// comparator_latch
module comparator_latch #
(
  parameter n_to_response_time = -1038,
  parameter p_to_response_time = -1020,
  parameter const_response_time = 1285,
  parameter n_to_tau = -1248,
  parameter p_to_tau = 1037,
  parameter const_tau = 1042,
  parameter n_to_response_time_lh = -1752,
  parameter p_to_response_time_lh = -1006,
  parameter const_response_time_lh = 1185,
  parameter n_to_tau_lh = 1131,
  parameter p_to_tau_lh = -1115,
  parameter const_tau_lh = 1529
)
(
  input clk,
  input reset,
  input sys_clk,
  input [15-1:0] n,
  input [15-1:0] p,
  output [35-1:0] out
);
  reg [17-1:0] state_cycle_counter;
  reg [1-1:0] prev_sys_clk;
  reg [35-1:0] o;
  wire [32-1:0] wait_time;
  wire [51-1:0] tau;
  wire [36-1:0] dvdt;
  wire [32-1:0] wait_time_lh;
  wire [59-1:0] tau_lh;
  wire [37-1:0] dodt;
  reg [32-1:0] fsm;
  localparam fsm_init = 0;
  wire [35-1:0] padr_0;
  wire [23-1:0] padr_bits_1;
  assign padr_bits_1 = 0;
  wire [29-1:0] truncR_2;
  wire [29-1:0] padl_3;
  wire [28-1:0] padl_bits_4;
  wire [1-1:0] toSInt_5;
  assign toSInt_5 = 0;
  wire [28-1:0] toSInt_imm_6;
  wire [27-1:0] const_7;
  assign const_7 = 27'd55364812;
  assign toSInt_imm_6 = { toSInt_5, const_7 };
  assign padl_bits_4 = toSInt_imm_6;
  assign padl_3 = { { 1{ padl_bits_4[27] } }, padl_bits_4 };
  assign truncR_2 = padl_3;
  wire [12-1:0] truncR_shift_8;
  assign truncR_shift_8 = truncR_2 >>> 17;
  wire [12-1:0] truncR_imm_9;
  assign truncR_imm_9 = (truncR_2[28])? truncR_shift_8[11:0] : truncR_2[28:17];
  assign padr_0 = { truncR_imm_9, padr_bits_1 };
  wire [32-1:0] padl_10;
  wire [18-1:0] padl_bits_11;
  wire [32-1:0] truncR_12;
  wire [32-1:0] padl_13;
  wire [17-1:0] padl_bits_14;
  wire [96-1:0] truncR_15;
  wire [163-1:0] truncval_16;
  wire [163-1:0] padl_17;
  wire [85-1:0] padl_bits_18;
  wire [85-1:0] padl_19;
  wire [52-1:0] padl_bits_20;
  wire [98-1:0] truncR_21;
  wire [107-1:0] truncval_22;
  wire [107-1:0] padl_23;
  wire [53-1:0] padl_bits_24;
  wire [53-1:0] padr_25;
  wire [38-1:0] padr_bits_26;
  assign padr_bits_26 = 0;
  assign padr_25 = { n, padr_bits_26 };
  assign padl_bits_24 = padr_25;
  assign padl_23 = { { 54{ padl_bits_24[52] } }, padl_bits_24 };
  wire [107-1:0] padl_27;
  wire [53-1:0] padl_bits_28;
  wire [53-1:0] padl_29;
  ...
For scale: about 5700 cells after synthesis, ~25 flip-flops, ~68 I/O pins, ~54000 um^2 of cells after synthesis.
clock: 20.1 ns
lec_check: 0
abc_area: 0
cap_margin: 20
cell_pad_in_sites_detail_placement: 0
core_aspect_ratio: 1.74
core_margin: 10
core_utilization: 55
cts_cluster_diameter: 80
cts_cluster_size: 66
gpl_timing_driven: 0
min_routing_layer: met1
place_density_lb_addon: 0.07
setup_slack_margin: -1.75
slew_margin: 20
run.sh (not shown) runs the stock make flow with config.mk's settings and CLKGATE_MAP_FILE=.
The starting point finished but fails on setup timing.
Next try:
CORE_ASPECT_RATIO = 0.61   (was 1.74)
CORE_UTILIZATION = 58   (was 55)
CTS_CLUSTER_DIAMETER = default   (was 80)
GPL_TIMING_DRIVEN = 1   (was 0)
PLACE_DENSITY_LB_ADDON = default   (was 0.07)
SETUP_SLACK_MARGIN = 1.73   (was -1.75)
clock period = 13.8 ns   (was 20.1 ns; I/O delays follow)
The changed run finished but fails on setup timing; global-route usage rose by 4.0 points; wire length rises by 13%; design area went up by 15%.
Next try:
CORE_UTILIZATION = 25   (was 58)
CTS_CLUSTER_DIAMETER = 158   (was default)
PLACE_DENSITY_LB_ADDON = 0.07   (was default)
SETUP_SLACK_MARGIN = -1.6   (was 1.73)
TNS_END_PERCENT = 10   (was default)
clock period = 20.1 ns   (was 13.8 ns; I/O delays follow)
=>
- The changed run completed and failed the layout checks on setup timing
- setup slack improves by 4500 ps
- design area grows by 0.64%
Next try:
CORE_ASPECT_RATIO = 1.74   (was 0.61)
CORE_UTILIZATION = 55   (was 25)
CTS_CLUSTER_DIAMETER = 80   (was 158)
GPL_TIMING_DRIVEN = 0   (was 1)
HOLD_SLACK_MARGIN = 0.27   (was default)
SETUP_SLACK_MARGIN = -1.75   (was -1.6)
TNS_END_PERCENT = 35   (was 10)
Result: The new run finished with setup timing left. Sequential share of layout area increases by 0.12 points. Die size drops by 53%.

---

v29:
Starting RTL as in the previous note.
clock: 20.1 ns
lec_check: 0
abc_area: 0
cap_margin: 10
cell_pad_in_sites_detail_placement: 0
core_aspect_ratio: 0.61
core_margin: 2
core_utilization: 52
cts_cluster_size: 66
gpl_routability_driven: 0
gpl_timing_driven: 0
max_routing_layer: met4
min_routing_layer: met2
place_density_lb_addon: 0.07
setup_slack_margin: 5.0
slew_margin: 20
tns_end_percent: 65
Nothing crashed in v29 and all stages finished; the problem is that the final layout failed, the offending checks being setup timing.
### v29 -> v24
--- a/flow/config.mk
+++ b/flow/config.mk
@@ -8 +8 @@
-export ABC_AREA = 0
+export ABC_AREA = 1
@@ -10,0 +11 @@
+export CELL_PAD_IN_SITES_GLOBAL_PLACEMENT = 1
@@ -13,0 +15 @@
+export CTS_CLUSTER_DIAMETER = 343
@@ -19 +21 @@
-export PLACE_DENSITY_LB_ADDON = 0.07
+export PLACE_DENSITY_LB_ADDON = 0.28
@@ -22 +24 @@
-export TNS_END_PERCENT = 65
+export TNS_END_PERCENT = 55
==> results <==
v24 did not finish: a tool error stopped it during global routing (5_1_grt). Against v29 as the reference, v24 delivers a higher detailed placer's ending HPWL. From v29 to v24 the numbers moved as follows: cell area after technology mapping +5.8%, number of I/O pins ~0 delta, number of buffers inserted by port buffering -2.0%, synthesized cell count +1100. v24: core area higher than v29. Going from v29 to v24, the post-CTS setup-driven buffer insertion count was found to have gone up by 79. Between v29 and v24, the number of gates given a new drive strength after cts is higher for v24.
Relative to v24, the following input files were edited for v4:
--- a/flow/config.mk
+++ b/flow/config.mk
@@ -12 +12 @@
-export CORE_ASPECT_RATIO = 0.61
+export CORE_ASPECT_RATIO = 1.55
@@ -17 +17 @@
-export GPL_ROUTABILITY_DRIVEN = 0
+export GPL_ROUTABILITY_DRIVEN = 1
@@ -19 +19 @@
-export MAX_ROUTING_LAYER = met4
+export MAX_ROUTING_LAYER = met5
### Flow results
v4: done, clean on timing, DRC and antenna. Count of distinct cell types in the synthesized netlist of v24 is on par with v4. Die outline width, v4 vs v24: down by more than a quarter. v4 ends up with higher post-place setup slack than v24 does. Cell area after placement: v4 vs v24 — no meaningful difference. Chip footprint essentially unchanged between v4 and v24. Area fraction in compound gates after synthesis came out exactly the same in v4 and v24. Sequential element share of the synthesized area came out exactly the same in v4 and v24.
#### Input delta (v41 over v4)
==> flow/config.mk <==
export PLATFORM = sky130hd
export DESIGN_NAME = comparator_latch
export DESIGN_NICKNAME = comparator_latch
export VERILOG_FILES = /design/flow/design.v
export SDC_FILE = /design/flow/constraint.sdc
export NUM_CORES = 4
export LEC_CHECK = 0
export ABC_AREA = 0
export CAP_MARGIN = 20
export CELL_PAD_IN_SITES_DETAIL_PLACEMENT = 0
export CORE_ASPECT_RATIO = 0.61
export CORE_MARGIN = 10
export CORE_UTILIZATION = 55
export CTS_CLUSTER_DIAMETER = 80
export CTS_CLUSTER_SIZE = 66
export GPL_TIMING_DRIVEN = 0
export MIN_ROUTING_LAYER = met1
export PLACE_DENSITY_LB_ADDON = 0.07
export SETUP_SLACK_MARGIN = 1.73
export SLEW_MARGIN = 20
Results
- [flow] v41 | stages: complete | final checks: fail | reason: setup timing
- v41 against v4; detailed-route wire length is down by more than 10%.
- Diff v4 -> v41: via count shows a reduction of 25146.

---

comparator_latch again, from the RTL that the note above started with.
Settings: LEC_CHECK=0, ABC_AREA=1, CAP_MARGIN=25, CELL_PAD_IN_SITES_DETAIL_PLACEMENT=1, CORE_MARGIN=5, CORE_UTILIZATION=40, HOLD_SLACK_MARGIN=0.09, MIN_ROUTING_LAYER=met2, PLACE_DENSITY_LB_ADDON=0.05, SLEW_MARGIN=20; clock period 38.1 ns.
The baseline completed with no timing, DRC or antenna violations.
Rerun with:
==> flow/config.mk (replaced) <==
export PLATFORM = sky130hd
export DESIGN_NAME = comparator_latch
export DESIGN_NICKNAME = comparator_latch
export VERILOG_FILES = /design/flow/design.v
export SDC_FILE = /design/flow/constraint.sdc
export NUM_CORES = 4
export LEC_CHECK = 0
export CAP_MARGIN = 20
export CORE_MARGIN = 2
export CORE_UTILIZATION = 40
export SETUP_SLACK_MARGIN = 3.36
export SLEW_MARGIN = 20
==> flow/constraint.sdc (replaced) <==
create_clock -name core_clock -period 24.8 [get_ports {clk}]
set_input_delay 4.9600 -clock core_clock [delete_from_list [all_inputs] [get_ports {clk}]]
set_output_delay 4.9600 -clock core_clock [all_outputs]
set_load 0.01 [all_outputs]
Effect: Core utilization climbs by 2.7 points. Sequential share of layout area barely changes. Non-clock buffer count climbs by 174. Routed wire length drops by 31%. Die size drops by 8.3%. Clock skew drops by 0.0040 ns.
Rerun with:
--- a/flow/config.mk
+++ b/flow/config.mk
@@ -8,5 +8,4 @@
 export CAP_MARGIN = 20
 export CORE_MARGIN = 2
-export CORE_UTILIZATION = 40
-export SETUP_SLACK_MARGIN = 3.36
+export CORE_UTILIZATION = 17
 export SLEW_MARGIN = 20
Result: Setup slack is worse by 2.0 ns; wire length drops by about 4%; design area drops by about 0.8%.
Rerun with:
--- a/flow/config.mk
+++ b/flow/config.mk
@@ -8,4 +8,6 @@
 export CAP_MARGIN = 20
 export CORE_MARGIN = 2
-export CORE_UTILIZATION = 17
+export CORE_UTILIZATION = 70
+export CTS_CLUSTER_DIAMETER = 219
+export CTS_CLUSTER_SIZE = 14
 export SLEW_MARGIN = 20
==> flow/constraint.sdc (replaced) <==
create_clock -name core_clock -period 14.6 [get_ports {clk}]
set_input_delay 2.9200 -clock core_clock [delete_from_list [all_inputs] [get_ports {clk}]]
set_output_delay 2.9200 -clock core_clock [all_outputs]
set_load 0.01 [all_outputs]
With this change the flow finished but failed the layout checks on setup timing.
Via count rose by 20%.
Non-clock buffer count rose by 1052.
Routed wire length rose by 24%.
Global-route usage rose by 30 points.
